File: design/flow/config.mk
export PLATFORM = sky130hd
export DESIGN_NAME = maze
export DESIGN_NICKNAME = maze
export VERILOG_FILES = /design/flow/design.v
export SDC_FILE = /design/flow/constraint.sdc
export NUM_CORES = 4
export LEC_CHECK = 0
export ABC_AREA = 1
export CAP_MARGIN = 5
export CELL_PAD_IN_SITES_DETAIL_PLACEMENT = 1
export CELL_PAD_IN_SITES_GLOBAL_PLACEMENT = 1
export CORE_ASPECT_RATIO = 0.62
export CORE_MARGIN = 3
export CORE_UTILIZATION = 39
export CTS_CLUSTER_DIAMETER = 81
export CTS_CLUSTER_SIZE = 92
export GPL_ROUTABILITY_DRIVEN = 0
export GPL_TIMING_DRIVEN = 0
export MAX_ROUTING_LAYER = met5
export MIN_ROUTING_LAYER = met2
export PLACE_DENSITY_LB_ADDON = 0.23
export SETUP_SLACK_MARGIN = 1.36
export SLEW_MARGIN = 5
export TNS_END_PERCENT = 15
File: design/flow/constraint.sdc
create_clock -name core_clock -period 4.97 [get_ports {clk}]
set_input_delay 0.9940 -clock core_clock [delete_from_list [all_inputs] [get_ports {clk}]]
set_output_delay 0.9940 -clock core_clock [all_outputs]
set_load 0.01 [all_outputs]
File: design/flow/design.v
module maze(clk, reset, start_i, row_i, action_o, coord_o);
    input clk,reset, start_i;
    input [15:0] row_i;
    output reg [1:0] action_o;
    output reg [5:0] coord_o;
    reg [1:0] map [64-1:0];
    reg [1:0] direction [64-1:0];
    (* fsm_encoding = "none" *) reg [1:0] state;
    reg [5:0] cnt;
    reg [5:0] START, END;
    reg [7:0] i;
    always @(posedge clk or posedge reset) begin
        if(reset) begin
            state <= 2'd0;
            action_o <= 2'b00;
        end
        else begin
            case (state)
                2'd0: begin
                   state <= start_i ? 2'd1 : 2'd0;
                   action_o <= start_i ? 2'b01 : 2'b00;
                   cnt <= 1'b0;
                   coord_o <= 6'b0; 
                end
                2'd1: begin
                    if(cnt!=8) begin
                        for(i = 0; i != 8; i = i + 1) begin
                            map[cnt + (i << 3)] <= row_i >> (14 - (i << 1)); 
                        end
                    end
                    else begin
                        START <= ((row_i[15:12]) << 3) + (row_i[11:8]);
                        END <= ((row_i[7:4]) << 3) + (row_i[3:0]);
                        state <= 2'd2;
                        action_o <= 2'b10;
                    end
                    cnt <= cnt + 1;
                end
                2'd2: begin
                    for (i = 0; i != 64; i = i + 1) begin
                        if(map[i] == 2'b11) begin
                            if(i < 56) begin
                                if(map[i+8] == 2'b00) begin
                                    map[i+8] <= 2'b11;
                                    direction[i+8] <= 2'b10;
                                end
                                if(map[i+8] == 2'b10) begin
                                    direction[i+8] <= 2'b10;
                                    state <= 2'd3;
                                    action_o <= 2'b11;
                                    coord_o  <= START;
                                end
                            end
                            if(i > 7) begin
                                if(map[i-8] == 2'b00) begin
                                    map[i-8] <= 2'b11;
                                    direction[i-8] <= 2'b11;
                                end
                                if(map[i-8] == 2'b10) begin
                                    direction[i-8] <= 2'b11;
                                    state <= 2'd3;
                                    action_o <= 2'b11;
                                    coord_o  <= START;
                                end
                            end
                            if(i[2:0] != 0) begin
                                if(map[i-1] == 2'b00) begin
                                    map[i-1] <= 2'b11;
                                    direction[i-1] <= 2'b01;
                                end
                                if(map[i-1] == 2'b10) begin
                                    direction[i-1] <= 2'b01;
                                    state <= 2'd3;
                                    action_o <= 2'b11;
                                    coord_o  <= START;
                                end
                            end
                            if(i[2:0] != 7) begin
                                if(map[i+1] == 2'b00) begin
                                    map[i+1] <= 2'b11;
                                    direction[i+1] <= 2'b00;
                                end
                                if(map[i+1] == 2'b10) begin
                                    direction[i+1] <= 2'b00;
                                    state <= 2'd3;
                                    action_o <= 2'b11;
                                    coord_o  <= START;
                                end
                            end
                            map[i] <= 2'b01;
                        end
                    end
                end
                2'd3: begin
                    if(coord_o != END) begin
                        if(direction[coord_o] == 2'b00) begin
                            coord_o <= coord_o - 1;
                        end
                        else if(direction[coord_o] == 2'b01) begin
                            coord_o <= coord_o + 1;
                        end
                        else if(direction[coord_o] == 2'b10) begin
                            coord_o <= coord_o - 8;
                        end
                        else if(direction[coord_o] == 2'b11) begin
                            coord_o <= coord_o + 8;
                        end
                    end
                    else begin
                        action_o <= 2'b00;
                        state <= 2'd0;
                    end
                end
                default: begin
                end
            endcase
        end
    end
endmodule
File: design/flow/run.sh
#!/bin/bash
# the make line also repeats each setting of config.mk as NAME=value (left out here)
make -C /OpenROAD-flow-scripts/flow DESIGN_CONFIG=/design/flow/config.mk WORK_HOME=/design/flow/orfs CLKGATE_MAP_FILE= finish
==> impl_metrics.env, run 1 <==
# implementation run metrics
export IMPL_average_footprint_of_a_synthesized_cell_um2=6.29
export IMPL_common_cells="sky130_fd_sc_hd__nand2_1, sky130_fd_sc_hd__o21ai_0, sky130_fd_sc_hd__nor2_1"
export IMPL_synth_cell_area_um2=28000
export IMPL_row_count=76
export IMPL_yosysChipArea_um2=28000
export IMPL_top_cell_area_share_pct=30.1
export IMPL_stop_stage="global routing (5_1_grt)"
export IMPL_ys_sh_aoi_pct=31.2
export IMPL_grt_remaining_overflow=3990
export IMPL_port_buffer_count=26
export IMPL_core_region_area_um2=70200
export IMPL_clock_root_buffer="sky130_fd_sc_hd__clkbuf_16"
export IMPL_io_pin_count=27
export IMPL_track_usage_pct=90.3
export IMPL_top_area_cell="sky130_fd_sc_hd__edfxtp_1"
export IMPL_status="stopped before the end"
export IMPL_synth_most_common_cell="sky130_fd_sc_hd__nand2_1"
export IMPL_post_synth_fa_ha_maj_area_fraction_pct=0.940
export IMPL_enable_flop_cells=280
export IMPL_cts_buffers=13
export IMPL_synth_cells_yosys=4446
export IMPL_placement_setup_worst_slack_ns=-0.314
export IMPL_initial_utilization_pct=39.8
export IMPL_yosysWarningCount=3
export IMPL_maximum_clock_insertion_buffer_count=3
export IMPL_y_dimension_of_the_die_um=217
export IMPL_numClockSinks=284
export IMPL_post_synth_cell_types=51
export IMPL_mux_share_pct=0.0358
export IMPL_first_error="[ERROR GRT-0116] Global routing finished with congestion. Check the congestion regions in the DRC Viewer."
export IMPL_synth_cells=4446
export IMPL_synthSimpleGateAreaFrac_pct=27.8
export IMPL_yosysSeqAreaShare_pct=30.4
export IMPL_largest_cells_by_area="sky130_fd_sc_hd__edfxtp_1, sky130_fd_sc_hd__nand2_1, sky130_fd_sc_hd__o21ai_0"
export IMPL_post_dp_hpwl_um=151000
export IMPL_synth_xor_xnor_area_share_pct=0.188
export IMPL_floorplan_nets=4486
export IMPL_logic_family="AND-OR/OR-AND gates"
export IMPL_htree_levels=1
export IMPL_dpl_cell_count=5417
export IMPL_die_width_um=346
export IMPL_synth_async_sr_flop_share_pct=1.41
export IMPL_die_area_um2=75000
export IMPL_ys_ff=284
export IMPL_ys_flop_type="sky130_fd_sc_hd__edfxtp_1"
[timing repair]
item                                   in CTS
gates resized                             127
setup endpoints to repair                 266
pin swaps                                  12
gates cloned                                0
setup buffers                              17
hold buffers                                0
endpoints found under the hold margin       0
[metrics by stage]
step / cell area (um^2) / power [uW] / hold slack [ns]
floorplan: 28000 / 11200 / 0.512
global placement: 29400 / 16700 / 0.531
detailed placement: 29600 / 17200 / 0.548
CTS: 30500 / 19000 / 0.583
[routing by layer]
| metal | GRT overflow | track usage [%] |
|---|---|---|
| met5 | 260 | 93.4 |
| met4 | 122 | 60.4 |
| met3 | 3415 | 118 |
| met2 | 193 | 82.8 |
| met1 | - | - |
==> run 2, diff against run 1 <==
ABC_AREA = default   (was 1)
CAP_MARGIN = 20   (was 5)
CELL_PAD_IN_SITES_DETAIL_PLACEMENT = default   (was 1)
CELL_PAD_IN_SITES_GLOBAL_PLACEMENT = default   (was 1)
CORE_ASPECT_RATIO = default   (was 0.62)
CORE_MARGIN = 2   (was 3)
CORE_UTILIZATION = 60   (was 39)
CTS_CLUSTER_DIAMETER = default   (was 81)
CTS_CLUSTER_SIZE = default   (was 92)
GPL_ROUTABILITY_DRIVEN = default   (was 0)
GPL_TIMING_DRIVEN = default   (was 0)
MAX_ROUTING_LAYER = default   (was met5)
MIN_ROUTING_LAYER = default   (was met2)
PLACE_DENSITY_LB_ADDON = default   (was 0.23)
SETUP_SLACK_MARGIN = 0.73   (was 1.36)
SLEW_MARGIN = 20   (was 5)
TNS_END_PERCENT = default   (was 15)
clock period = 2.74 ns   (was 4.97 ns; I/O delays follow)
==> impl_metrics.env, run 2 <==
# implementation run metrics
export IMPL_synth_xor_xnor_area_share_pct=0.590
export IMPL_top_cell_area_share_pct=30.1
export IMPL_synthSimpleGateAreaFrac_pct=22.3
export IMPL_top_area_cell="sky130_fd_sc_hd__edfxtp_1"
export IMPL_yosysChipArea_um2=28000
export IMPL_cts_buffers=35
export IMPL_clock_root_buffer="sky130_fd_sc_hd__clkbuf_16"
export IMPL_synth_cells_yosys=3735
export IMPL_synth_cell_area_um2=28000
export IMPL_synth_cells=3735
export IMPL_common_cells="sky130_fd_sc_hd__nor2_1, sky130_fd_sc_hd__a21oi_1, sky130_fd_sc_hd__nand2_1"
export IMPL_ys_ff=284
export IMPL_maximum_clock_insertion_buffer_count=3
export IMPL_logic_family="AND-OR/OR-AND gates"
export IMPL_initial_utilization_pct=60.5
export IMPL_synth_most_common_cell="sky130_fd_sc_hd__nor2_1"
export IMPL_post_synth_cell_types=76
export IMPL_enable_flop_cells=280
export IMPL_core_region_area_um2=46300
export IMPL_row_count=79
export IMPL_floorplan_nets=3775
export IMPL_status="stopped before the end"
export IMPL_average_footprint_of_a_synthesized_cell_um2=7.49
export IMPL_port_buffer_count=26
export IMPL_placement_setup_worst_slack_ns=-0.412
export IMPL_numClockSinks=284
export IMPL_placement_cell_area_um2=35000
export IMPL_y_dimension_of_the_die_um=220
export IMPL_yosysWarningCount=3
export IMPL_mux_share_pct=6.80
export IMPL_io_pin_count=27
export IMPL_ys_flop_type="sky130_fd_sc_hd__edfxtp_1"
export IMPL_die_area_um2=48400
export IMPL_yosysSeqAreaShare_pct=30.4
export IMPL_first_error="[ERROR GRT-0232] Routing congestion too high. Check the congestion heatmap in the GUI."
export IMPL_ys_sh_aoi_pct=32.9
export IMPL_track_usage_pct=81.8
export IMPL_largest_cells_by_area="sky130_fd_sc_hd__edfxtp_1, sky130_fd_sc_hd__a21oi_1, sky130_fd_sc_hd__nor2_1"
export IMPL_globalplace_congestion=1.23
export IMPL_htree_levels=2
export IMPL_die_width_um=220
export IMPL_post_dp_hpwl_um=102000
export IMPL_stop_stage="global routing (5_1_grt)"
export IMPL_synth_async_sr_flop_share_pct=1.41
export IMPL_post_synth_fa_ha_maj_area_fraction_pct=0.939
export IMPL_grt_remaining_overflow=182
## run 2: per-layer routing
layer / GRT usage, % / overflow
met1: 83.3 / 0
met2: 94.8 / 79
met3: 68.8 / 4
met4: 80.6 / 98
met5: 40.6 / 1
## run 2: what timing repair did
action	CTS
setup endpoints to repair	289
gates cloned	12
gates resized	430
hold buffers	0
pin swaps	243
setup buffers	129
hold endpoints to repair	0
## run 2: through the flow
stage | instances | utilization (%) | hold slack [ns]
2_1_floorplan | 3735 | - | 0.351
3_3_place_gp | 4779 | 75.6 | 0.475
3_5_place_dp | 4779 | 75.6 | 0.497
4_1_cts | 4983 | 85.1 | 0.429
==> run 3, diff against run 2 <==
ABC_AREA = 1   (was default)
CORE_UTILIZATION = 72   (was 60)
CTS_CLUSTER_DIAMETER = 396   (was default)
CTS_CLUSTER_SIZE = 99   (was default)
SETUP_SLACK_MARGIN = 0.15   (was 0.73)
clock period = 1.02 ns   (was 2.74 ns; I/O delays follow)
==> impl_metrics.env, run 3 <==
# implementation run metrics
export IMPL_top_cell_area_share_pct=30.1
export IMPL_yosysSeqAreaShare_pct=30.4
export IMPL_status="stopped before the end"
export IMPL_row_count=72
export IMPL_synth_xor_xnor_area_share_pct=0.188
export IMPL_common_cells="sky130_fd_sc_hd__nand2_1, sky130_fd_sc_hd__o21ai_0, sky130_fd_sc_hd__nor2_1"
export IMPL_top_area_cell="sky130_fd_sc_hd__edfxtp_1"
export IMPL_yosysWarningCount=3
export IMPL_ys_sh_aoi_pct=31.2
export IMPL_ys_flop_type="sky130_fd_sc_hd__edfxtp_1"
export IMPL_y_dimension_of_the_die_um=201
export IMPL_port_buffer_count=26
export IMPL_first_error="[ERROR DPL-0038] Utilization greater than 100%, impossible to legalize"
export IMPL_die_width_um=201
export IMPL_post_synth_cell_types=51
export IMPL_synth_cells=4446
export IMPL_synth_async_sr_flop_share_pct=1.41
export IMPL_floorplan_nets=4486
export IMPL_die_area_um2=40400
export IMPL_average_footprint_of_a_synthesized_cell_um2=6.29
export IMPL_post_synth_fa_ha_maj_area_fraction_pct=0.940
export IMPL_io_pin_count=27
export IMPL_stop_stage="detailed placement (3_5_place_dp)"
export IMPL_largest_cells_by_area="sky130_fd_sc_hd__edfxtp_1, sky130_fd_sc_hd__nand2_1, sky130_fd_sc_hd__o21ai_0"
export IMPL_initial_utilization_pct=72.7
export IMPL_mux_share_pct=0.0358
export IMPL_core_region_area_um2=38500
export IMPL_yosysChipArea_um2=28000
export IMPL_globalplace_congestion=1.28
export IMPL_ys_ff=284
export IMPL_enable_flop_cells=280
export IMPL_synth_most_common_cell="sky130_fd_sc_hd__nand2_1"
export IMPL_logic_family="AND-OR/OR-AND gates"
export IMPL_synth_cells_yosys=4446
export IMPL_synth_cell_area_um2=28000
export IMPL_synthSimpleGateAreaFrac_pct=27.8
==> run 3: metrics by stage <==
step / setup WS [ns] / power [uW]
after floorplan: -1.61 / 56200
after global placement: -1.98 / 96400
==> run 4, diff against run 3 <==
ABC_AREA = 0   (was 1)
CORE_UTILIZATION = 61   (was 72)
CTS_CLUSTER_DIAMETER = default   (was 396)
CTS_CLUSTER_SIZE = default   (was 99)
GPL_TIMING_DRIVEN = 1   (was default)
MAX_ROUTING_LAYER = met4   (was default)
SETUP_SLACK_MARGIN = -0.04   (was 0.15)
clock period = 2.73 ns   (was 1.02 ns; I/O delays follow)
==> impl_metrics.env, run 4 <==
# implementation run metrics
export IMPL_numClockSinks=284
export IMPL_cts_buffers=34
export IMPL_stop_stage="global routing (5_1_grt)"
export IMPL_average_footprint_of_a_synthesized_cell_um2=7.49
export IMPL_yosysWarningCount=3
export IMPL_ys_sh_aoi_pct=32.9
export IMPL_enable_flop_cells=280
export IMPL_ys_ff=284
export IMPL_yosysChipArea_um2=28000
export IMPL_die_area_um2=47600
export IMPL_post_dp_hpwl_um=101000
export IMPL_synth_async_sr_flop_share_pct=1.41
export IMPL_synth_cell_area_um2=28000
export IMPL_core_region_area_um2=45300
export IMPL_port_buffer_count=26
export IMPL_synth_cells=3735
export IMPL_top_cell_area_share_pct=30.1
export IMPL_logic_family="AND-OR/OR-AND gates"
export IMPL_clock_root_buffer="sky130_fd_sc_hd__clkbuf_16"
export IMPL_yosysSeqAreaShare_pct=30.4
export IMPL_die_width_um=218
export IMPL_y_dimension_of_the_die_um=218
export IMPL_largest_cells_by_area="sky130_fd_sc_hd__edfxtp_1, sky130_fd_sc_hd__a21oi_1, sky130_fd_sc_hd__nor2_1"
export IMPL_floorplan_nets=3775
export IMPL_io_pin_count=27
export IMPL_post_synth_fa_ha_maj_area_fraction_pct=0.939
export IMPL_htree_levels=2
export IMPL_globalplace_congestion=1.29
export IMPL_placement_setup_worst_slack_ns=-0.454
export IMPL_initial_utilization_pct=61.8
export IMPL_synth_xor_xnor_area_share_pct=0.590
export IMPL_top_area_cell="sky130_fd_sc_hd__edfxtp_1"
export IMPL_synth_most_common_cell="sky130_fd_sc_hd__nor2_1"
export IMPL_synth_cells_yosys=3735
export IMPL_synthSimpleGateAreaFrac_pct=22.3
export IMPL_common_cells="sky130_fd_sc_hd__nor2_1, sky130_fd_sc_hd__a21oi_1, sky130_fd_sc_hd__nand2_1"
export IMPL_maximum_clock_insertion_buffer_count=3
export IMPL_mux_share_pct=6.80
export IMPL_status="stopped before the end"
export IMPL_post_synth_cell_types=76
export IMPL_ys_flop_type="sky130_fd_sc_hd__edfxtp_1"
export IMPL_row_count=78
[run 4: repair_timing]
action	in CTS
gates cloned	6
endpoints found under the setup margin	113
setup buffers	73
resized	267
hold buffers	0
pin swaps	224
[run 4: per-stage QoR]
| step | std cells | instance area (um^2) | TNS, ns | hold WS [ns] | power [uW] |
|---|---|---|---|---|---|
| after CTS | 4908 | 37500 | -7.95 | 0.353 | 39900 |
| after detailed placement | 4776 | 34500 | -14.55 | 0.483 | 32400 |
| after global placement | 4776 | 34500 | -6.21 | 0.476 | 31800 |
| after floorplan | 3735 | 28800 | -8.36 | 0.326 | 21600 |
==> run 5, diff against run 4 <==
ABC_AREA = 1   (was 0)
CAP_MARGIN = 30   (was 20)
CELL_PAD_IN_SITES_GLOBAL_PLACEMENT = 2   (was default)
CORE_ASPECT_RATIO = 1.2   (was default)
CORE_UTILIZATION = 67   (was 61)
CTS_CLUSTER_DIAMETER = 271   (was default)
CTS_CLUSTER_SIZE = 65   (was default)
GPL_TIMING_DRIVEN = default   (was 1)
HOLD_SLACK_MARGIN = 0.19   (was default)
MAX_ROUTING_LAYER = met5   (was met4)
MIN_ROUTING_LAYER = met1   (was default)
PLACE_DENSITY_LB_ADDON = 0.21   (was default)
SETUP_SLACK_MARGIN = default   (was -0.04)
TNS_END_PERCENT = 80   (was default)
clock period = 6.32 ns   (was 2.73 ns; I/O delays follow)
==> impl_metrics.env, run 5 <==
# implementation run metrics
export IMPL_status="stopped before the end"
export IMPL_stop_stage="global placement without I/O (3_1_place_gp_skip_io)"
export IMPL_first_error="[ERROR FLW-0024] Place density exceeds 1.0 (current PLACE_DENSITY_LB_ADDON =  0.21). Please check if the value of  PLACE_DENSITY_LB_ADDON is between 0 and 0.99."
export IMPL_floorplan_nets=4486
export IMPL_post_synth_cell_types=51
export IMPL_synth_cell_area_um2=28000
export IMPL_logic_family="AND-OR/OR-AND gates"
export IMPL_top_cell_area_share_pct=30.1
export IMPL_average_footprint_of_a_synthesized_cell_um2=6.29
export IMPL_yosysSeqAreaShare_pct=30.4
export IMPL_largest_cells_by_area="sky130_fd_sc_hd__edfxtp_1, sky130_fd_sc_hd__nand2_1, sky130_fd_sc_hd__o21ai_0"
export IMPL_die_area_um2=43400
export IMPL_enable_flop_cells=280
export IMPL_initial_utilization_pct=67.5
export IMPL_post_synth_fa_ha_maj_area_fraction_pct=0.940
export IMPL_synthSimpleGateAreaFrac_pct=27.8
export IMPL_top_area_cell="sky130_fd_sc_hd__edfxtp_1"
export IMPL_yosysChipArea_um2=28000
export IMPL_ys_sh_aoi_pct=31.2
export IMPL_ys_flop_type="sky130_fd_sc_hd__edfxtp_1"
export IMPL_synth_cells=4446
export IMPL_synth_async_sr_flop_share_pct=1.41
export IMPL_synth_most_common_cell="sky130_fd_sc_hd__nand2_1"
export IMPL_synth_xor_xnor_area_share_pct=0.188
export IMPL_core_region_area_um2=41400
export IMPL_row_count=82
export IMPL_yosysWarningCount=3
export IMPL_ys_ff=284
export IMPL_synth_cells_yosys=4446
export IMPL_y_dimension_of_the_die_um=228
export IMPL_mux_share_pct=0.0358
export IMPL_die_width_um=190
export IMPL_common_cells="sky130_fd_sc_hd__nand2_1, sky130_fd_sc_hd__o21ai_0, sky130_fd_sc_hd__nor2_1"
No activity file was given, so power comes from the tool's default toggle rates.
